## red
## mm_gcd
module mm_gcd (
    clock,
    reset,
    a,
    b,
    c,
    start,
    finished
);
input clock;
input reset;
input [31:0] a;
input [31:0] b;
output [31:0] c;
reg [31:0] c;
input start;
output finished;
reg finished;
reg [31:0] y;
reg [31:0] x;
always @(posedge clock) begin: MM_GCD_RTL
    if (reset == 0) begin
        y <= 0;
        x <= 0;
        finished <= 1;
        c <= 0;
    end
    else begin
        if (start) begin
            finished <= 1'b0;
            x <= a;
            y <= b;
        end
        else begin
            if ((y == 0)) begin
                finished <= 1'b1;
                c <= x;
            end
            else if ((x > y)) begin
                x <= (x - y);
            end
            else begin
                y <= (y - x);
            end
        end
    end
end
endmodule
clock: 5.0 ns
lec_check: 0
cap_margin: 20
core_aspect_ratio: 0.5
core_margin: 2
core_utilization: 40
setup_slack_margin: 0.93
slew_margin: 20
tns_end_percent: 15
run.sh (not shown) runs the stock make flow with config.mk's settings and CLKGATE_MAP_FILE=.
## Diff of input files: blue against red
Settings: putting CTS_CLUSTER_SIZE at 98 where nothing was set; putting PLACE_DENSITY at 0.39 where nothing was set; clearing CORE_ASPECT_RATIO, which used to be 0.5; putting HOLD_SLACK_MARGIN at -0.09 where nothing was set; clearing TNS_END_PERCENT, which used to be 15; putting CTS_CLUSTER_DIAMETER at 296 where nothing was set; clearing SETUP_SLACK_MARGIN, which used to be 0.93.
## What came out
Against red, blue reports a routed via count divided by cell count that is higher.
Summary: post-route worst setup slack, blue better than red
| combinational gate area | blue vs red | ≈ equal |
Post-detailed-routing wire length (blue over red): increase, about 5.4%
Compare blue and red | cell count lower: blue
Of blue and red, the lower data arrival time at the worst-slack endpoint belongs to blue.
Worst hold slack: blue vs red — no meaningful difference
For clock network contribution to total cell area, blue and red come out practically identical.
[inputs] green vs blue
Settings: CORE_UTILIZATION now 68, was 40; TNS_END_PERCENT now 35, previously not set; MAX_ROUTING_LAYER now met4, previously not set; CORE_MARGIN now 8, was 2.
[summary]
Both conditions hold for green: the flow ran to the end and the final layout passed the timing, DRC and antenna checks. Compared blue against green; CTS buffer count within noise. [compare] base=blue new=green: setup slack shows a reduction of 0.016 ns; number of logic stages on the critical path including buffering shows a reduction of 2; final area shows a reduction of 2.4%. From blue to green the numbers moved as follows: total number of tap cells has decreased; number of signal-net buffers in the layout now smaller; area growth from synthesis to layout lower; final critical delay including setup and external delays went up 0.016 ns. In green, the final weighted congestion in routability-driven placement came out about 22% above the value in blue. Between green and blue, it is green whose multi-input logic portion of the cell area is higher, by 1.4 points.
> inputs changed (green -> orange)
Settings: PLACE_DENSITY changed from 0.39 to 0.36; CAP_MARGIN changed from 20 to 35.
--- outcome ---
Per the comparison of orange with green, first-pass GRT wire length shows a reduction of about 0.9%; cell count shows no meaningful change.
Looking at register-to-register setup slack across both flows, orange is the stronger of the two, with green trailing.
Diff green -> orange | final wirelength | down slightly
As far as sequential share of cell area is concerned, green and orange perform about the same.
Diff green -> orange: design area was more or less identical, met2 track demand over resource higher.
For purple, these inputs were changed with respect to orange:
Settings: a deleted HOLD_SLACK_MARGIN that had been -0.09; a change of CORE_MARGIN from 8 to 2; a deleted PLACE_DENSITY that had been 0.36; a deleted MAX_ROUTING_LAYER that had been met4; a deleted CTS_CLUSTER_SIZE that had been 98; a change of CTS_CLUSTER_DIAMETER from 296 to 59; a deleted TNS_END_PERCENT that had been 35; a change of CAP_MARGIN from 35 to 20; a change of the clock period (ns, I/O delays scaled along) from 5.0 to 3.04.
Notes after the runs:
- purple: aborted in global routing (5_1_grt) (tool error)
- In terms of post-synth tally of flip-flops with integrated enable, purple and orange differ only marginally.
- Against orange, HPWL reported at the end of detailed placement in purple came out worse.
- The final reports for purple and orange show post-CTS setup buffer count higher in the former.
- purple ended with less die area than orange.
- Height of the chip went down by a little under 10% going from orange to purple.

---

mm_gcd again, from the RTL that the note above started with.
Settings: LEC_CHECK=0, CAP_MARGIN=20, CORE_MARGIN=2, CORE_UTILIZATION=72, CTS_CLUSTER_DIAMETER=36, CTS_CLUSTER_SIZE=50, HOLD_SLACK_MARGIN=-0.09, PLACE_DENSITY=0.35, SLEW_MARGIN=20; clock period 4.7 ns.
The first run completed with no timing, DRC or antenna violations.
Edit:
CORE_UTILIZATION = 65   (was 72)
CTS_CLUSTER_DIAMETER = unset   (was 36)
CTS_CLUSTER_SIZE = unset   (was 50)
HOLD_SLACK_MARGIN = unset   (was -0.09)
PLACE_DENSITY = unset   (was 0.35)
clock period = 3.78 ns   (was 4.7 ns; I/O delays follow)
First-iteration DRC count drops by 0.74%.
Setup slack got worse by 0.52 ns.
Area after synthesis does not change.
Via count goes down by 0.63%.

---

== job 4436 ==
The RTL this note starts from:
==> flow/design.v <==
`timescale 1ns/10ps
module mm_gcd (
    clock,
    reset,
    a,
    b,
    c,
    start,
    finished
);
input clock;
input reset;
input [31:0] a;
input [31:0] b;
output [31:0] c;
reg [31:0] c;
input start;
output finished;
reg finished;
reg [31:0] y;
reg [31:0] x;
always @(posedge clock) begin: MM_GCD_RTL
    if (reset == 0) begin
        y <= 0;
        x <= 0;
        finished <= 1;
        c <= 0;
    end
    else begin
        if (start) begin
            finished <= 1'b0;
            x <= a;
            y <= b;
        end
        else begin
            if ((y == 0)) begin
                finished <= 1'b1;
                c <= x;
            end
            else if ((x > y)) begin
                x <= (x - y);
            end
            else begin
                y <= (y - x);
            end
        end
    end
end
endmodule
make LEC_CHECK=0 CAP_MARGIN=40 CORE_ASPECT_RATIO=0.5 CORE_MARGIN=2 CORE_UTILIZATION=40 SLEW_MARGIN=20 TNS_END_PERCENT=10 finish   # period 5.0 ns
Job 4436 went all the way through the flow, and no timing, DRC or antenna check failed.
## Diff of input files: job 7787 against job 4436
- a change of CAP_MARGIN from 40 to 20
- a change of CORE_UTILIZATION from 40 to 56
- a deleted CORE_ASPECT_RATIO that had been 0.5
- an added ABC_AREA of 1
- a deleted TNS_END_PERCENT that had been 10
Notes after the runs:
- Of the two candidates, job 4436 has the worse clock skew and job 7787 the better one.
- Measured against job 7787, the via count of job 4436 comes out at 0.79 times the reference value.
- The lower worst setup slack of job 4436 and job 7787 is in job 4436.
Setup changes, job 7787 to job 4571
- CORE_UTILIZATION now 40, was 56
- ABC_AREA no longer set, was 1
[summary]
- Non-clock buffer count was higher in the run labelled job 4571.
- Final weighted congestion in routability-driven placement for job 4571 is lower than for job 7787.
- Going from job 7787 to job 4571, area used by multi-input combinational logic shrank by a little under 10%.
- Diff job 7787 and job 4571: die area higher in job 4571
- Job 4571: fraction of area in clock buffers and inverters 0.55 points above job 7787
- Of job 7787 and job 4571, job 7787 shows the lower standard-cell row count, with job 4571 above it.
- Relative to job 7787, the met2 track utilization from global routing of job 4571 is lower by 8.6 points.
- [job 4571 vs job 7787] floorplan die height: higher in job 4571
- In the metrics for job 7787 and job 4571, the one carrying the lower first-pass GRT wire length is job 4571.
- Sort job 7787 and job 4571 by part of the cycle the worst path needs desc -> top: job 4571
- Between job 7787 and job 4571, detailed-route wire length per cell is higher for job 4571, job 7787 comes in under that.
diff inputs: job 4571 => job 9219
- the clock period (ns, I/O delays scaled along) now 3.8, was 5.0
### Flow results
- Result: PASS for each of job 9219 and job 4571
- A library cell contributing the largest single delay on the critical path of sky130_fd_sc_hd__a221oi_4 is what job 9219 shows, while sky130_fd_sc_hd__nor3_2 belongs to job 4571.
- On register fraction of the total cell area, the lower figure sits with job 9219, not job 4571.
- Met3 routed wirelength: job 9219 > job 4571
- Compared with job 4571, job 9219 shows a count of clock-buffer cells in the layout that is 1 lower.
- In job 9219, final non-filler cell area is higher than in job 4571.
--- input diff job 9219..job 6379 ---
- SETUP_SLACK_MARGIN newly set to -0.23
- CORE_UTILIZATION changed from 40 to 66
- the clock period (ns, I/O delays scaled along) changed from 3.8 to 3.18
Findings:
Final checks on job 6379, whose flow otherwise completed, came back failing, citing negative setup slack. Relative to job 9219, met2 track demand over resource has increased by 29 points in job 6379. Taking job 9219 as the reference point, the worst setup slack of job 6379 falls by 0.50 ns. Total negative slack, job 9219 and job 6379: lower on job 6379. Looking only at share of the core filled by cells before placement, and setting everything else aside, the higher value of job 9219 and job 6379 goes to job 6379.
[inputs] job 4968 vs job 6379
- CORE_UTILIZATION: 66 -> 57
- SETUP_SLACK_MARGIN: -0.23 -> unset
- the clock period (ns, I/O delays scaled along): 3.18 -> 3.8
==> results <==
- Both conditions hold for job 4968: the flow ran to the end and the final layout passed the timing, DRC and antenna checks.
- Job 6379 → job 4968: minimum clock period after layout went up, reg2reg setup slack rose by 0.46 ns, count of endpoints failing setup in the final report shrank by 2.
- Job 6379 → job 4968: non-clock buffer count dropped 23%; area of the placeable core climbed 0.0018 mm2.
- Routed length on met2: job 4968 vs job 6379 down 7.6%
- Job 4968 vs job 6379: maximum clock frequency down in job 4968
- In job 4968 relative to job 6379, die area had gone up by more than 10%.

---

Setup of lane 1:
// mm_gcd: RTL as listed in full above, without the edits since
==> flow/config.mk <==
export PLATFORM = sky130hd
export DESIGN_NAME = mm_gcd
export DESIGN_NICKNAME = mm_gcd
export VERILOG_FILES = /design/flow/design.v
export SDC_FILE = /design/flow/constraint.sdc
export NUM_CORES = 4
export LEC_CHECK = 0
export ABC_AREA = 1
export CAP_MARGIN = 0
export CORE_ASPECT_RATIO = 0.94
export CORE_MARGIN = 2
export CORE_UTILIZATION = 72
export CTS_CLUSTER_DIAMETER = 169
export CTS_CLUSTER_SIZE = 79
export GPL_TIMING_DRIVEN = 1
export MAX_ROUTING_LAYER = met4
export MIN_ROUTING_LAYER = met1
export PLACE_DENSITY = 0.61
export SETUP_SLACK_MARGIN = 0.7
export SLEW_MARGIN = 20
export TNS_END_PERCENT = 40
==> flow/constraint.sdc <==
create_clock -name core_clock -period 2.41 [get_ports {clock}]
set_input_delay 0.4820 -clock core_clock [delete_from_list [all_inputs] [get_ports {clock}]]
set_output_delay 0.4820 -clock core_clock [all_outputs]
set_load 0.01 [all_outputs]
Lane 1 terminated abnormally: clock tree synthesis reported DPL-0033.
Input changes introduced in lane 2 (baseline for comparison: lane 1):
Settings: TNS_END_PERCENT removed (was 40); SETUP_SLACK_MARGIN removed (was 0.7); ABC_AREA removed (was 1); CORE_MARGIN changed from 2 to 3; CTS_CLUSTER_DIAMETER removed (was 169); CTS_CLUSTER_SIZE changed from 79 to 53; CAP_MARGIN changed from 0 to 20; CORE_UTILIZATION changed from 72 to 65; the clock period (ns, I/O delays scaled along) changed from 2.41 to 3.06.
[summary]
- Compare lane 1 and lane 2 | fraction of the yosys area taken by sequential cells lower: lane 1
- | post-synthesis mux area share | higher: lane 2 |
- Between lane 1 and lane 2, the fraction of the mapped netlist area in simple logic gates is lower for lane 2.
- Taking lane 1 as the reference, in lane 2 overall die width has increased; total half-perimeter wirelength after legalization and detailed placement has decreased; synthesized cell count has decreased.
- Compared with lane 1, in lane 2 synthesized area down about 12%; core utilization at floorplan down 6.3 points.
- Lower total core area was reported by lane 2, not lane 1.
- Among lane 1 and lane 2, the run that stopped before the end is lane 1, and it is the only one.
- The flow ended early for lane 1: it failed with a tool error in clock tree synthesis.
- Measured against each other, lane 1 and lane 2 differ in total placed cells including tap cells, the higher figure coming from lane 1.
--- input diff lane 2..lane 3 ---
Settings: GPL_TIMING_DRIVEN: 1 -> unset; CORE_MARGIN: 3 -> 2; SETUP_SLACK_MARGIN: unset -> 1.03; PLACE_DENSITY: 0.61 -> unset; MAX_ROUTING_LAYER: met4 -> unset; MIN_ROUTING_LAYER: met1 -> unset; CTS_CLUSTER_SIZE: 53 -> unset; CORE_UTILIZATION: 65 -> 58; CORE_ASPECT_RATIO: 0.94 -> unset; the clock period (ns, I/O delays scaled along): 3.06 -> 3.6.
Notes after the runs:
Lane 3 completed every stage of the flow, and the final layout passed the timing, DRC and antenna checks.
Lane 3 ends up with a horizontal extent of the die that is about 0.8% higher than in lane 2.
In lane 3 relative to lane 2, chip area had gone up by a little under 10%.
A critical path's slowest cell of sky130_fd_sc_hd__dfxtp_1 is what lane 3 shows, while sky130_fd_sc_hd__ha_1 belongs to lane 2.
Number of stages on the worst setup path: lane 3 vs lane 2 down 1
When lane 3 is set beside lane 2, its count of non-filler cells in the finished layout turns out to be 42 larger.
Note that the wire length recorded for lane 3 amounts to 1.3 times the value seen in lane 2.
Area of the mapped netlist: lane 3 vs lane 2 identical
Against lane 2, lane 3 comes in 816 higher on total via count after detailed routing.
Changes in lane 4 relative to lane 3:
Settings: swapping 1.03 for -0.24 in SETUP_SLACK_MARGIN; swapping 58 for 70 in CORE_UTILIZATION; swapping 3.6 for 3.42 in the clock period (ns, I/O delays scaled along).
Findings:
- Summary — met3 track demand over resource in global routing, lane 4 relative to lane 3: lower, by 3.9 points.
- Relative to lane 3, the global-route wire length before repair measured on lane 4 has decreased by more than 10%.
- Finished layout cell area in lane 4 vs lane 3: down 21%
Input-level comparison between lane 5 and lane 4:
Settings: setting CTS_CLUSTER_SIZE to 100 for the first time; changing CORE_UTILIZATION from 70 to 69; setting CTS_CLUSTER_DIAMETER to 195 for the first time; removing SETUP_SLACK_MARGIN (formerly -0.24); changing the clock period (ns, I/O delays scaled along) from 3.42 to 5.0.
The fraction of met3 tracks used by global routing of lane 5 exceeds that of lane 4 by 0.29 points.
The faster design of the two is lane 4; lane 5 tops out lower.
Between lane 4 and lane 5, all-layer global routing usage decreased.
The clock-pin slew of the registers on the worst-case setup and hold paths was comparable across lane 5 and lane 4.
y[28] as the capture point of the critical path was reported by lane 4, and y[29] by lane 5.
Final critical path time including I/O delays and setup, lane 5 and lane 4: lower on lane 4

---

## run 1
Starts from the design.v that is shown in full above.
Settings: LEC_CHECK=0, ABC_AREA=1, CAP_MARGIN=20, CORE_MARGIN=2, CORE_UTILIZATION=72, CTS_CLUSTER_DIAMETER=373, CTS_CLUSTER_SIZE=99, PLACE_DENSITY=0.38, SLEW_MARGIN=20, TNS_END_PERCENT=10; clock period 2.49 ns.
Nothing crashed in run 1 and all stages finished; the problem is that the final layout failed, the offending checks being negative setup slack.
Setup changes, run 1 to run 2
Settings: CTS_CLUSTER_DIAMETER changed from 373 to 30; PLACE_DENSITY removed (was 0.38); ABC_AREA removed (was 1); TNS_END_PERCENT removed (was 10); SETUP_SLACK_MARGIN newly set to 0.66; CTS_CLUSTER_SIZE removed (was 99); the clock period (ns, I/O delays scaled along) changed from 2.49 to 3.78.
==> results <==
- Run 2 finished end to end and its layout was clean on timing, DRC and antenna.
- Summary: with run 1 as the reference, non-clock buffer count in run 2 moved down by a few percent.
- Diff run 2 and run 1: time the worst path needs with I/O delays and setup higher in run 2
- Between run 2 and run 1, the share of the clock period used by the worst path is lower for run 2.
- | register clock-pin slew on the reported worst setup and hold paths | lower: run 1 |
- What run 2 reported for detailed-routing wirelength on met1 has to be multiplied by 1.17 to get the figure for run 1.
The inputs of run 3 differ from those of run 2 as listed below.
Settings: CTS_CLUSTER_DIAMETER removed (was 30); SETUP_SLACK_MARGIN removed (was 0.66); PLACE_DENSITY_LB_ADDON newly set to 0.0; ABC_AREA newly set to 1; the clock period (ns, I/O delays scaled along) changed from 3.78 to 1.03.
## What came out
- Synthesized netlist net count | run 3 above run 2
- Run 3 never completed, since it errored out during detailed placement (3_5_place_dp).
- Summary — chip area, run 3 relative to run 2: higher, by about 13%.
- Post-synthesis cell count from yosys: run 3 and run 2 compared, lower one is run 2
- Delta (run 3 minus run 2): fraction of the yosys area taken by sequential cells went down by 3.0 points, area fraction in full adders, half adders and majority gates went down by 1.3 points, core region area went up by 1200 µm², row count went up by 5.4%, count of unique library cells instantiated by Yosys went down by 44.
- From run 2 to run 3 the numbers moved as follows: xor and xnor fraction of the mapped netlist area moved down, area of the mapped netlist has increased.
